==> willow <==
==> flow/design.v <==
module divider(
    input logic [15:0]  dividend,
    output logic [15:0] quotient,
    output logic [15:0] remainder
);
    localparam logic[15:0] MAGIC = 16'h000047AF;
    logic [31:0]           temp;
    logic [31:0]           q;
    logic [15:0]           diff, t;
    assign temp = MAGIC * dividend[14:0];
    assign q = temp[31:16];
    assign diff = (dividend[14:0] - q) >> 1;
    assign t = diff + q;
    assign quotient = t >> 6;
    assign remainder[14:0] = dividend[14:0] - ((quotient << 6) + (quotient << 5) + (quotient << 2));
    assign remainder[15] = dividend[15];
endmodule
module input_circuit(
    input logic clk,
    input logic rst_n,
    input logic init_i,
    input logic stop_i,
    input logic [15:0] data_i,
    input logic valid_1,
    output logic ready_1,
    output logic [15:0] data_o,
    output logic valid_2,
    input  logic ready_2,
    output logic[15:0] total_num_turns_o
);
    logic[15:0] skid_buffer;
    logic       skid_buffer_empty;
    logic       r_init;
    logic       t1_done, t2_done;
    assign t1_done = ready_1 && valid_1;
    assign t2_done = ready_2 && valid_2;
    always_ff @(posedge clk) begin
        if(!rst_n) begin
            ready_1 <= 0;
        end
        else begin
            if(r_init)
              ready_1 <= !t1_done;
            else begin
                if(!stop_i) begin
                    if(skid_buffer_empty) begin
                        if((!valid_2) || t2_done)
                          ready_1 <= 1;
                        else ready_1 <= 0;
                    end else ready_1 <= 0;
                end
                else
                    ready_1 <= 0;
            end
        end
    end
    always_ff @(posedge clk) begin
        if(!rst_n) begin
            valid_2 <= 0;
        end
        else begin
            if(r_init)
              valid_2 <= 0;
            else begin
                if(t2_done) begin
                    if(skid_buffer_empty) begin
                        if(t1_done) begin
                            data_o <= data_i;
                            valid_2 <= 1;
                        end
                        else begin
                            valid_2 <= 0;
                        end
                    end
                    else begin
                        data_o <= skid_buffer;
                        valid_2 <= 1;
                    end
                end
                else if(!valid_2) begin
                    if(t1_done) begin
                        data_o <= data_i;
                        valid_2 <= 1;
                    end
                end
            end
        end
    end
    always_ff @(posedge clk) begin
        if(!rst_n) begin
            r_init <= 0;
            skid_buffer_empty <= 1;
        end
        else begin
            if(r_init) begin
                if(t1_done) begin
                    r_init <= 0;
                    total_num_turns_o <= data_i;
                end
            end
            else begin
                if(init_i)
                    r_init <= 1;
                if(t1_done && valid_2 && !t2_done) begin
                    skid_buffer <= data_i;
                    skid_buffer_empty <= 0;
                end
                else if(!t1_done && t2_done && !skid_buffer_empty) begin
                    skid_buffer_empty <= 1;
                end
            end
        end
    end
endmodule
module dial_solver(
        input logic [15:0] val,
        input logic        valid_i,
        input logic        clk,
        input logic        rst_n,
        input logic [15:0] full_turns,
        output logic       ready,
        output logic       valid,
        output logic [31:0] password
);
    logic signed[31:0] dial;
    logic signed[31:0] old_dial;
    logic [15:0] rval;
    typedef enum logic {
        LEFT = 0,
        RIGHT = 1
    } turn_t;
    typedef enum logic[2:0]{
        IDLE,
        READY,
        CHECK_TURN,
        R_END,
        L_END
    }state_t;
    logic turn;
    state_t state;
    assign turn = rval[15];
    always_ff @(posedge clk) begin
        if(!rst_n) begin
            ready <= 0;
            password <= 0;
            dial <= 50;
            state <= IDLE;
        end
        else begin
            unique case(state)
                IDLE: begin
                    ready <= 1;
                    state <= READY;
                end
                READY: begin
                    if(valid_i) begin
                      old_dial <= dial;
                      password <= password + full_turns;
                      rval <= val;
                      state <= CHECK_TURN;
                      ready <= 0;
                    end
                end
                CHECK_TURN: begin
                    if(turn == RIGHT) begin
                      dial <= dial + rval[14:0];
                      state <= R_END;
                    end
                    else begin
                      dial <= dial - rval[14:0];
                      state <= L_END;
                    end
                end
                R_END: begin
                    if(dial > 99) begin
                        dial <= dial - 100;
                        password <= password + 1;
                    end
                    state <= READY;
                    ready <= 1;
                end
                L_END: begin
                    if(dial < 0) begin
                      dial <= dial + 100;
                    end
                    if((dial < 0 || dial == 0) && old_dial != 0)
                        password <= password + 1;
                    state <= READY;
                    ready <= 1;
                end
            endcase
        end
    end
endmodule
module top(input logic [15:0]  data_i,
           input logic         valid_i,
           input logic         clk,
           input logic         rst_n,
           output logic        ready_o,
           output logic valid_o,
           output logic [31:0] password_o);
    logic [15:0] dividend;
    logic [15:0] quotient;
    logic [15:0] remainder;
    logic        init;
    logic        stop;
    logic [31:0] turns;
    logic        ready1;
    logic        valid2, ready2;
    logic        valid3;
    logic [15:0] cnt;
    logic [15:0] total_num_turns;
    typedef enum logic[2:0] {
        IDLE,
        CHECK_TOTAL_CNT,
        ACTIVE,
        WAIT1,
        WAIT2,
        DONE
    }state_t;
    state_t state;
    always_ff @(posedge clk) begin
        if(!rst_n) begin
            state <= IDLE;
            valid_o <= 0;
            init <= 1;
            stop <= 1;
            cnt <= 0;
        end
        else begin
            unique case(state)
                IDLE: begin
                    if(valid_i && ready_o) begin
                        init <= 0;
                        state <= CHECK_TOTAL_CNT;
                    end
                end
                CHECK_TOTAL_CNT: begin
                    if(cnt == total_num_turns) begin
                        state <= DONE;
                    end
                    else begin
                        state <= ACTIVE;
                        stop <= 0;
                        init <= 0;
                    end
                end
                ACTIVE:begin
                    if(ready_o && valid_i) begin
                        cnt <= cnt + 1;
                        if(cnt + 1 == total_num_turns) begin
                            state <= WAIT1;
                            stop <= 1;
                        end
                    end
                end
                WAIT1: begin
                    state <= WAIT2;
                end
                WAIT2: begin
                    if(ready2 && !valid2) begin
                        valid_o <= 1;
                        state <= DONE;
                    end
                end
                DONE:begin
                    valid_o <= 0;
                    stop <= 1;
                    init <= 1;
                    state <= IDLE;
                end
            endcase
        end
    end
    input_circuit ic (
        .clk (clk),
        .rst_n (rst_n),
        .data_i (data_i),
        .valid_1 (valid_i),
        .ready_1 (ready_o),
        .data_o (dividend),
        .valid_2 (valid2),
        .ready_2 (ready2),
        .total_num_turns_o (total_num_turns),
        .init_i (init),
        .stop_i (stop));
    divider d(.dividend (dividend),
              .quotient (quotient),
              .remainder (remainder));
    dial_solver ds(.val (remainder),
                  .valid_i (valid2),
                  .clk (clk),
                  .rst_n (rst_n),
                  .ready (ready2),
                  .valid (valid_3),
                  .password (password_o),
                  .full_turns (quotient));
endmodule
==> flow/run.sh <==
#!/bin/bash
# the make line also repeats each setting of config.mk as NAME=value (left out here)
make -C /OpenROAD-flow-scripts/flow DESIGN_CONFIG=/design/flow/config.mk WORK_HOME=/design/flow/orfs CLKGATE_MAP_FILE= finish
==> flow/config.mk <==
export PLATFORM = sky130hd
export DESIGN_NAME = top
export DESIGN_NICKNAME = top
export VERILOG_FILES = /design/flow/design.v
export SDC_FILE = /design/flow/constraint.sdc
export NUM_CORES = 4
export LEC_CHECK = 0
export CAP_MARGIN = 5
export CORE_MARGIN = 9
export CORE_UTILIZATION = 46
export CTS_CLUSTER_DIAMETER = 278
export CTS_CLUSTER_SIZE = 77
export MAX_ROUTING_LAYER = met4
export PLACE_DENSITY_LB_ADDON = 0.15
export SLEW_MARGIN = 40
export TNS_END_PERCENT = 25
==> flow/constraint.sdc <==
create_clock -name core_clock -period 16.1 [get_ports {clk}]
set_input_delay 3.2200 -clock core_clock [delete_from_list [all_inputs] [get_ports {clk}]]
set_output_delay 3.2200 -clock core_clock [all_outputs]
set_load 0.01 [all_outputs]
==> violet: changes against willow <==
==> flow/config.mk (replaced) <==
export PLATFORM = sky130hd
export DESIGN_NAME = top
export DESIGN_NICKNAME = top
export VERILOG_FILES = /design/flow/design.v
export SDC_FILE = /design/flow/constraint.sdc
export NUM_CORES = 4
export LEC_CHECK = 0
export CAP_MARGIN = 40
export CORE_ASPECT_RATIO = 0.5
export CORE_MARGIN = 2
export CORE_UTILIZATION = 62
export CTS_CLUSTER_DIAMETER = 278
export CTS_CLUSTER_SIZE = 92
export MAX_ROUTING_LAYER = met5
export PLACE_DENSITY_LB_ADDON = 0.05
export SLEW_MARGIN = 40
export TNS_END_PERCENT = 5
==> flow/constraint.sdc (replaced) <==
create_clock -name core_clock -period 8.22 [get_ports {clk}]
set_input_delay 1.6440 -clock core_clock [delete_from_list [all_inputs] [get_ports {clk}]]
set_output_delay 1.6440 -clock core_clock [all_outputs]
set_load 0.01 [all_outputs]
==> tundra: changes against willow <==
==> flow/config.mk (replaced) <==
export PLATFORM = sky130hd
export DESIGN_NAME = top
export DESIGN_NICKNAME = top
export VERILOG_FILES = /design/flow/design.v
export SDC_FILE = /design/flow/constraint.sdc
export NUM_CORES = 4
export LEC_CHECK = 0
export ABC_AREA = 1
export CAP_MARGIN = 20
export CORE_MARGIN = 2
export CORE_UTILIZATION = 72
export PLACE_DENSITY_LB_ADDON = 0.28
export SLEW_MARGIN = 40
==> flow/constraint.sdc (replaced) <==
create_clock -name core_clock -period 9.25 [get_ports {clk}]
set_input_delay 1.8500 -clock core_clock [delete_from_list [all_inputs] [get_ports {clk}]]
set_output_delay 1.8500 -clock core_clock [all_outputs]
set_load 0.01 [all_outputs]
==> comparison table <==
item                                                                            violet                 willow                    tundra
Destination of the worst hold path                                 ds.state[1]$_DFF_P_  ds.rval[15]$_DFFE_PP_                         -
Gate Count Post-Synth                                                            2,014                  2,014                     2,497
Smallest setup slack after layout                                             -3.42 ns                2.36 ns                         -
Mux area share                                                                  0.476%                 0.476%                        0%
Final worst clock skew                                                       0.0152 ns              0.0186 ns                         -
Max-Cap Viols                                                                        0                      0                         -
ANT cells                                                                            0                      0                         -
Cell depth of the worst min-delay path                                               2                      0                         -
Yosys cell count                                                                 2,014                  2,014                     2,497
Sequential cells                                                                   195                    195                         -
Share of the cycle needed by the critical path after routing                      142%                  85.3%                         -
Met2 WL post-DR                                                              21,600 um              21,100 um                         -
Status                                                        finished with violations  timing/DRC/antenna clean            did not finish
Last stage reached                                                                   -                      -  global routing (5_1_grt)
Violated checks                                                           setup timing                      -                         -
Average routed wire per standard cell                                          16.7 um                17.0 um                         -
Count of plain and timing-repair buffers in the layout                             356                     68                         -
Cell with the most instances after synthesis                     sky130_fd_sc_hd__ha_1  sky130_fd_sc_hd__ha_1  sky130_fd_sc_hd__nand2_1
